==> 10-15: inputs <==
## cpu
module cpu(clk,reset,s,load,in,out,N,V,Z,w);
  input clk, reset, s, load;
  input [15:0] in;
  output [15:0] out;
  output N, V, Z, w;
  wire [15:0] inst_reg_out;
  Load_enabled_register #(16) instruction_register(clk, load, in, inst_reg_out);
  wire [2:0] nsel, opcode, readnum, writenum;
  wire [1:0] op, ALUop, shift;
  wire [15:0] sximm5, sximm8;
  Inst_dec instruction_decoder(inst_reg_out, nsel, opcode, op, ALUop, sximm5, sximm8, shift, readnum, writenum);
  wire [1:0] vsel;
  wire loada, loadb, asel, bsel, loadc, loads, write; 
  Controller datapath_controller(clk, s, reset, opcode, op, w, loada, loadb, loadc, loads, asel, bsel, vsel, nsel, write);
  datapath DP(.clk(clk),  
                .readnum(readnum), .vsel(vsel), .loada(loada), .loadb(loadb),   
                .shift(shift), .asel(asel), .bsel(bsel), .ALUop(ALUop), .loadc(loadc), .loads(loads), .sximm5(sximm5),  
                .writenum(writenum), .write(write), .sximm8(sximm8), .mdata(16'b0), .PC(8'b0),  
                .status({V, N, Z}), .datapath_out(out)  
              );
endmodule
clock: 3.84 ns
lec_check: 0
abc_area: 1
cap_margin: 20
cell_pad_in_sites_global_placement: 0
core_aspect_ratio: 1.22
core_margin: 2
core_utilization: 42
cts_cluster_diameter: 92
cts_cluster_size: 83
max_routing_layer: met4
min_routing_layer: met2
place_density_lb_addon: 0.26
setup_slack_margin: -0.34
slew_margin: 20
run.sh (not shown) runs the stock make flow with config.mk's settings and CLKGATE_MAP_FILE=.
==> inputs of 05-12, as changes to 10-15 <==
==> flow/config.mk (replaced) <==
export PLATFORM = sky130hd
export DESIGN_NAME = cpu
export DESIGN_NICKNAME = cpu
export VERILOG_FILES = /design/flow/design.v
export SDC_FILE = /design/flow/constraint.sdc
export NUM_CORES = 4
export LEC_CHECK = 0
export CAP_MARGIN = 20
export CORE_MARGIN = 2
export CORE_UTILIZATION = 68
export SLEW_MARGIN = 20
==> flow/constraint.sdc (replaced) <==
create_clock -name core_clock -period 4.79 [get_ports {clk}]
set_input_delay 0.9580 -clock core_clock [delete_from_list [all_inputs] [get_ports {clk}]]
set_output_delay 0.9580 -clock core_clock [all_outputs]
set_load 0.01 [all_outputs]
==> qor summary <==
metric	10-15	05-12
Count of tool warnings	29	30
Dominant cell by count in the synthesized netlist	nand2_1	edfxtp_1
WHS	563 ps	627 ps
Largest stage delay, worst path	510 ps	490 ps
Status	failed layout checks	timing/DRC/antenna clean
Violated checks	setup timing	-
Synth Area in Simple Gates	23.7%	13.4%
Clock group	0.00172 W	0.00144 W
Slack of the worst reg-to-reg path	-20 ps	310 ps
Met3 routed WL	9.42 mm	1.85 mm
Fillcell total	2235	854
Number of cells produced by synthesis	1037	794
Arrival time worst endpoint	4150 ps	4750 ps
Worst flop-to-flop path startpoint	instruction_register.out[3]	datapath_controller.clk_state.Q[2]
Slew of the pin with the lowest slew margin	1070 ps	900 ps
Worst Min Path Start	DP.REGFILE.R0_reg.out[12]	DP.REGFILE.R0_reg.out[11]
Min Clock Period, post-route	3860 ps	4480 ps
Share of the clock period used by the worst path after layout	101%	93.6%
Crit path DRT	4130 ps	5060 ps
Combinational gate area	3360 um2	3830 um2
Upper clock frequency limit	259 MHz	223 MHz
Adder Share, Synth	2.06%	2.18%

* * *

==> inputs of run a <==
==> flow/design.v <==
module shifter(in, shift, out);
  input [15:0] in;
  input [1:0] shift;
  output reg [15:0] out;
  always @(*) begin
    case(shift)
      2'b00: out = in;   
      2'b01: out = in << 1;   
      2'b10: out = in >> 1;   
      2'b11: out = {in[15], in[15:1]};   
      default: out = {16{1'bx}};    
    endcase
  end
endmodule
module ALU(ain, bin, alu_op, out, status);
  input [15:0] ain, bin;
  input [1:0] alu_op;
  output [15:0] out;
  output [2:0] status;
  ALU_result result(ain, bin, alu_op, out);  
  ALU_status result_status(ain, bin, out, status);  
endmodule
module ALU_result(ain, bin, alu_op, out);
  input [15:0] ain, bin;
  input [1:0] alu_op;
  output reg [15:0] out;
  always @(*) begin
    case(alu_op)
      2'b00: out = ain + bin;   
      2'b01: out = ain - bin;   
      2'b10: out = ain & bin;   
      2'b11: out = ~bin;        
      default: out = {16{1'bx}};   
    endcase
  end
endmodule
module ALU_status(ain, bin, alu_result, status);
  input [15:0] ain, bin, alu_result;
  output [2:0] status;
  assign status = {ain[15] & bin[15] & ~alu_result[15],   
                   alu_result[15],         
                   alu_result == 16'b0};   
endmodule
module Load_enabled_register(clk, load, in, out);
  parameter width = 16;  
  input clk, load;
  input [width-1:0] in;
  output [width-1:0] out; 
  reg [width-1:0] out;  
  wire[width-1:0] next_out = load ? in : out;
  always @(posedge clk) begin
    out <= next_out;   
  end
endmodule
module Decoder(in, out);
  parameter in_width = 3;
  parameter out_width = 8;
  input [in_width-1:0] in;
  output [out_width-1:0] out;
  wire [out_width-1:0] out = 1 << in; 
endmodule
module MUX_2in_binary(in1, in0, select, out);
  parameter width = 16;   
  input [width-1:0] in1, in0;
  input select;
  output reg [width-1:0] out;
  always @(*) begin
    case(select)
      1'b0: out = in0;
      1'b1: out = in1;
      default: out = {width{1'bx}};   
    endcase
  end
endmodule
module MUX_4in_binary(in3, in2, in1, in0, select, out);
  parameter width = 16;   
  input [width-1:0] in3, in2, in1, in0;
  input [1:0] select;
  output reg [width-1:0] out;
  always @(*) begin
    case(select)
      2'b00: out = in0;
      2'b01: out = in1;
      2'b10: out = in2;
      2'b11: out = in3;
      default: out = {width{1'bx}};   
    endcase
  end
endmodule
module MUX_8in(in7, in6, in5, in4, in3, in2, in1, in0, select, out);
  parameter width = 16;  
  input [width-1:0] in7, in6, in5, in4, in3, in2, in1, in0;
  input [7:0] select;
  output reg [width-1:0] out;
  always @(*) begin
    case(select)
      8'b00000001: out = in0;
      8'b00000010: out = in1;
      8'b00000100: out = in2;
      8'b00001000: out = in3;
      8'b00010000: out = in4;
      8'b00100000: out = in5;
      8'b01000000: out = in6;
      8'b10000000: out = in7;
      default: out = {width{1'bx}};  
    endcase
  end
endmodule
module Register_file(clk, data_in, write, writenum, readnum, data_out);
  input clk, write;   
  input [2:0] writenum, readnum;   
  input [15:0] data_in;  
  output [15:0] data_out;  
  wire [7:0] decoded_writenum;
  Decoder #(3, 8) decoder_write(writenum, decoded_writenum);
  wire [15:0] R0, R1, R2, R3, R4, R5, R6, R7; 
  Load_enabled_register #(16) R0_reg(clk, write & decoded_writenum[0], data_in, R0);
  Load_enabled_register #(16) R1_reg(clk, write & decoded_writenum[1], data_in, R1);
  Load_enabled_register #(16) R2_reg(clk, write & decoded_writenum[2], data_in, R2);
  Load_enabled_register #(16) R3_reg(clk, write & decoded_writenum[3], data_in, R3);
  Load_enabled_register #(16) R4_reg(clk, write & decoded_writenum[4], data_in, R4);
  Load_enabled_register #(16) R5_reg(clk, write & decoded_writenum[5], data_in, R5);
  Load_enabled_register #(16) R6_reg(clk, write & decoded_writenum[6], data_in, R6);
  Load_enabled_register #(16) R7_reg(clk, write & decoded_writenum[7], data_in, R7);
  wire [7:0] decoded_readnum;
  Decoder #(3, 8) decoder_read(readnum, decoded_readnum);
  MUX_8in #(16) output_multiplexer(R7, R6, R5, R4, R3, R2, R1, R0, decoded_readnum, data_out);
endmodule
module datapath(clk,  
                readnum, vsel, loada, loadb,   
                shift, asel, bsel, ALUop, loadc, loads, sximm5,  
                writenum, write, sximm8, mdata, PC,  
                status, datapath_out  
              );
   input clk, write, asel, bsel, loada, loadb, loadc, loads;
   input [2:0] readnum, writenum;
   input [1:0] ALUop, shift, vsel;
   input [15:0] mdata, sximm8, sximm5;
   input [7:0] PC;
   output [2:0] status;
   output [15:0] datapath_out;  
   wire [15:0] reg_data_in;   
   wire [15:0] reg_data_out;
   Register_file REGFILE(clk, reg_data_in, write, writenum, readnum, reg_data_out);
   wire [15:0] pipeline_reg_A_out, pipeline_reg_B_out;
   Load_enabled_register #(16) pipeline_reg_A(clk, loada, reg_data_out, pipeline_reg_A_out);
   Load_enabled_register #(16) pipeline_reg_B(clk, loadb, reg_data_out, pipeline_reg_B_out);
   wire [15:0] pipeline_reg_B_out_shifted;
   shifter shift_reg_B(pipeline_reg_B_out, shift, pipeline_reg_B_out_shifted);
   wire [15:0] source_operand_A_out, source_operand_B_out;
   MUX_2in_binary source_operand_A(16'b0, pipeline_reg_A_out, asel, source_operand_A_out);
   MUX_2in_binary source_operand_B(sximm5, pipeline_reg_B_out_shifted, bsel, source_operand_B_out);
   wire [15:0] alu_out;
   wire[2:0] alu_status;
   ALU alu_block(source_operand_A_out, source_operand_B_out, ALUop, alu_out, alu_status);
   Load_enabled_register #(3) status_register(clk, loads, alu_status, status);
   Load_enabled_register #(16) pipeline_reg_C(clk, loadc, alu_out, datapath_out);
   MUX_4in_binary writeback_mux(mdata, sximm8, {8'b0, PC}, datapath_out, vsel, reg_data_in);
endmodule
module vDFF(clk,D,Q);
  parameter n=1;
  input clk;
  input [n-1:0] D;
  output [n-1:0] Q;
  reg [n-1:0] Q;
  always @(posedge clk)
    Q <= D;
endmodule
module cpu(clk,reset,s,load,in,out,N,V,Z,w);
  input clk, reset, s, load;
  input [15:0] in;
  output [15:0] out;
  output N, V, Z, w;
  wire [15:0] inst_reg_out;
  Load_enabled_register #(16) instruction_register(clk, load, in, inst_reg_out);
  wire [2:0] nsel, opcode, readnum, writenum;
  wire [1:0] op, ALUop, shift;
  wire [15:0] sximm5, sximm8;
  Inst_dec instruction_decoder(inst_reg_out, nsel, opcode, op, ALUop, sximm5, sximm8, shift, readnum, writenum);
  wire [1:0] vsel;
  wire loada, loadb, asel, bsel, loadc, loads, write; 
  Controller datapath_controller(clk, s, reset, opcode, op, w, loada, loadb, loadc, loads, asel, bsel, vsel, nsel, write);
  datapath DP(.clk(clk),  
                .readnum(readnum), .vsel(vsel), .loada(loada), .loadb(loadb),   
                .shift(shift), .asel(asel), .bsel(bsel), .ALUop(ALUop), .loadc(loadc), .loads(loads), .sximm5(sximm5),  
                .writenum(writenum), .write(write), .sximm8(sximm8), .mdata(16'b0), .PC(8'b0),  
                .status({V, N, Z}), .datapath_out(out)  
              );
endmodule
module Inst_dec(inst_reg, nsel, opcode, op, ALUop, sximm5, sximm8, shift, readnum, writenum);
  input [15:0] inst_reg;
  input [2:0] nsel;
  output [2:0] opcode, readnum, writenum;
  output [1:0] op, ALUop, shift;
  output [15:0] sximm5, sximm8;
  assign opcode = inst_reg[15:13];
  assign op = inst_reg[12:11];
  assign ALUop = op;  
  assign sximm5 = { {11{inst_reg[4]}}, inst_reg[4:0] };   
  assign sximm8 = { {8{inst_reg[7]}}, inst_reg[7:0] };    
  assign shift = inst_reg[4:3];
  assign readnum = (nsel == 3'b001) ? inst_reg[10:8]   
                 : (nsel == 3'b010) ? inst_reg[7:5]    
                 : (nsel == 3'b100) ? inst_reg[2:0]    
                 : 3'bxxx;
  assign writenum = readnum;
endmodule
module Controller(clk, s, reset, opcode, op, w, loada, loadb, loadc, loads, asel, bsel, vsel, nsel, write);
  input clk, s, reset;
  input [2:0] opcode;
  input [1:0] op;
  output w, loada, loadb, loadc, loads, asel, bsel, write;
  output [2:0] nsel;
  output [1:0] vsel;
  wire [2:0] present_state, next_state;
  wire [2:0] next_state_reset = reset ? 3'b000 : next_state;
  reg [15:0] next;
  vDFF #(3) clk_state(clk, next_state_reset, present_state);
  always @(*) begin
    casex({s, opcode, op, present_state})
      {6'b0xxxxx, 3'b000}: next = {3'b000, 13'b1000000000000};   
      {6'b1xxxxx, 3'b000}: next = {3'b001, 13'b1000000000000};  
      {6'bx11010, 3'b001}: next = {3'b101, 13'b0};  
      {6'bx10101, 3'b001}, {6'bx101x0, 3'b001}: next = {3'b010, 13'b0};  
      {6'bx11000, 3'b001}, {6'bx10111, 3'b001}: next = {3'b011, 13'b0};  
      {6'bxxxxxx, 3'b010}: next = {3'b011, 13'b0100000000010};  
      {6'bxxxxxx, 3'b011}: next = {3'b100, 13'b0010000001000};  
      {6'bx11000, 3'b100}: next = {3'b101, 13'b0001010000000};  
      {6'bx10111, 3'b100}, {6'bx101x0, 3'b100}: next = {3'b101, 13'b0001000000000};  
      {6'bx10101, 3'b100}: next = {3'b000, 13'b0000100000000};  
      {6'bx11010, 3'b101}: next = {3'b000, 13'b0000000100011};  
      {6'bxxxxxx, 3'b101}: next = {3'b000, 13'b0000000000101};  
      default: next = {16{1'bx}};
   endcase
  end
  assign {next_state, w, loada, loadb, loadc, loads, asel, bsel, vsel, nsel, write} = next;
endmodule
==> flow/run.sh <==
#!/bin/bash
# the make line also repeats each setting of config.mk as NAME=value (left out here)
make -C /OpenROAD-flow-scripts/flow DESIGN_CONFIG=/design/flow/config.mk WORK_HOME=/design/flow/orfs CLKGATE_MAP_FILE= finish
==> flow/config.mk <==
export PLATFORM = sky130hd
export DESIGN_NAME = cpu
export DESIGN_NICKNAME = cpu
export VERILOG_FILES = /design/flow/design.v
export SDC_FILE = /design/flow/constraint.sdc
export NUM_CORES = 4
export LEC_CHECK = 0
export CAP_MARGIN = 20
export CELL_PAD_IN_SITES_GLOBAL_PLACEMENT = 0
export CORE_ASPECT_RATIO = 1.22
export CORE_MARGIN = 2
export CORE_UTILIZATION = 33
export CTS_CLUSTER_DIAMETER = 92
export CTS_CLUSTER_SIZE = 83
export MAX_ROUTING_LAYER = met4
export MIN_ROUTING_LAYER = met2
export PLACE_DENSITY_LB_ADDON = 0.26
export SETUP_SLACK_MARGIN = -0.34
export SLEW_MARGIN = 20
==> flow/constraint.sdc <==
create_clock -name core_clock -period 3.84 [get_ports {clk}]
set_input_delay 0.7680 -clock core_clock [delete_from_list [all_inputs] [get_ports {clk}]]
set_output_delay 0.7680 -clock core_clock [all_outputs]
set_load 0.01 [all_outputs]
==> run b: changes against run a <==
==> flow/config.mk (replaced) <==
export PLATFORM = sky130hd
export DESIGN_NAME = cpu
export DESIGN_NICKNAME = cpu
export VERILOG_FILES = /design/flow/design.v
export SDC_FILE = /design/flow/constraint.sdc
export NUM_CORES = 4
export LEC_CHECK = 0
export CAP_MARGIN = 20
export CORE_MARGIN = 2
export CORE_UTILIZATION = 68
export SETUP_SLACK_MARGIN = -0.33
export SLEW_MARGIN = 20
==> flow/constraint.sdc (replaced) <==
create_clock -name core_clock -period 4.02 [get_ports {clk}]
set_input_delay 0.8040 -clock core_clock [delete_from_list [all_inputs] [get_ports {clk}]]
set_output_delay 0.8040 -clock core_clock [all_outputs]
set_load 0.01 [all_outputs]
==> run c: changes against run a <==
==> flow/config.mk (replaced) <==
export PLATFORM = sky130hd
export DESIGN_NAME = cpu
export DESIGN_NICKNAME = cpu
export VERILOG_FILES = /design/flow/design.v
export SDC_FILE = /design/flow/constraint.sdc
export NUM_CORES = 4
export LEC_CHECK = 0
export ABC_AREA = 1
export CAP_MARGIN = 20
export CORE_MARGIN = 2
export CORE_UTILIZATION = 68
export CTS_CLUSTER_SIZE = 100
export PLACE_DENSITY = 0.35
export SETUP_SLACK_MARGIN = 0.92
export SLEW_MARGIN = 20
==> flow/constraint.sdc (replaced) <==
create_clock -name core_clock -period 3.24 [get_ports {clk}]
set_input_delay 0.6480 -clock core_clock [delete_from_list [all_inputs] [get_ports {clk}]]
set_output_delay 0.6480 -clock core_clock [all_outputs]
set_load 0.01 [all_outputs]
==> out/results.tsv <==
stage	metric	value	unit
run_status	status	did not finish	
place	placed_cell_area	0.0118	mm2
place	place_inst	1341	
logic_synthesis	synth_stat.cells	1037	
run_status	haltStage	5_1_grt	
logic_synthesis	aoi_share	6.69	%
run_status	stop_error	[ERROR DPL-0038] Utilization greater than 100%, impossible to legalize	
-- figures above: run c

==> out/results.tsv <==
stage	metric	value	unit
run_status	check.faults	setup timing	
sta	setup_viol	3	
run_status	status	complete, but fails checks	
critical_path	cpLargestDelayFamily	AND-OR/OR-AND gates	
global_route	met3_usage	5.52	%
logic_synthesis	ys_area	0.00998	mm2
sta	setup_slack	-0.177	ns
logic_synthesis	synth_stat.cells	794	
place	place_inst	1055	
sta	fmax	238	MHz
place	dpl_worst_slack	-0.217	ns
-- figures above: run b

==> out/results.tsv <==
stage	metric	value	unit
place	place_inst	1312	
sta	setup_viol	23	
sta	setup_slack	-0.295	ns
place	placed_cell_area	0.0118	mm2
run_status	status	complete, but fails checks	
critical_path	cp.depth	18	
logic_synthesis	yosys-top-cells-area	edfxtp_1 59%, nand2_1 3.9%, mux4_2 3.6%	
run_status	check.faults	setup timing	
place	dpl_worst_slack	-0.351	ns
logic_synthesis	synth_stat.cells	794	
logic_synthesis	aoi_share	12.2	%
sta	finalHoldViolCount	0	
route	drt-initial-drc-count	1380	
-- figures above: run a

Power is estimated from default activity; no workload was simulated.
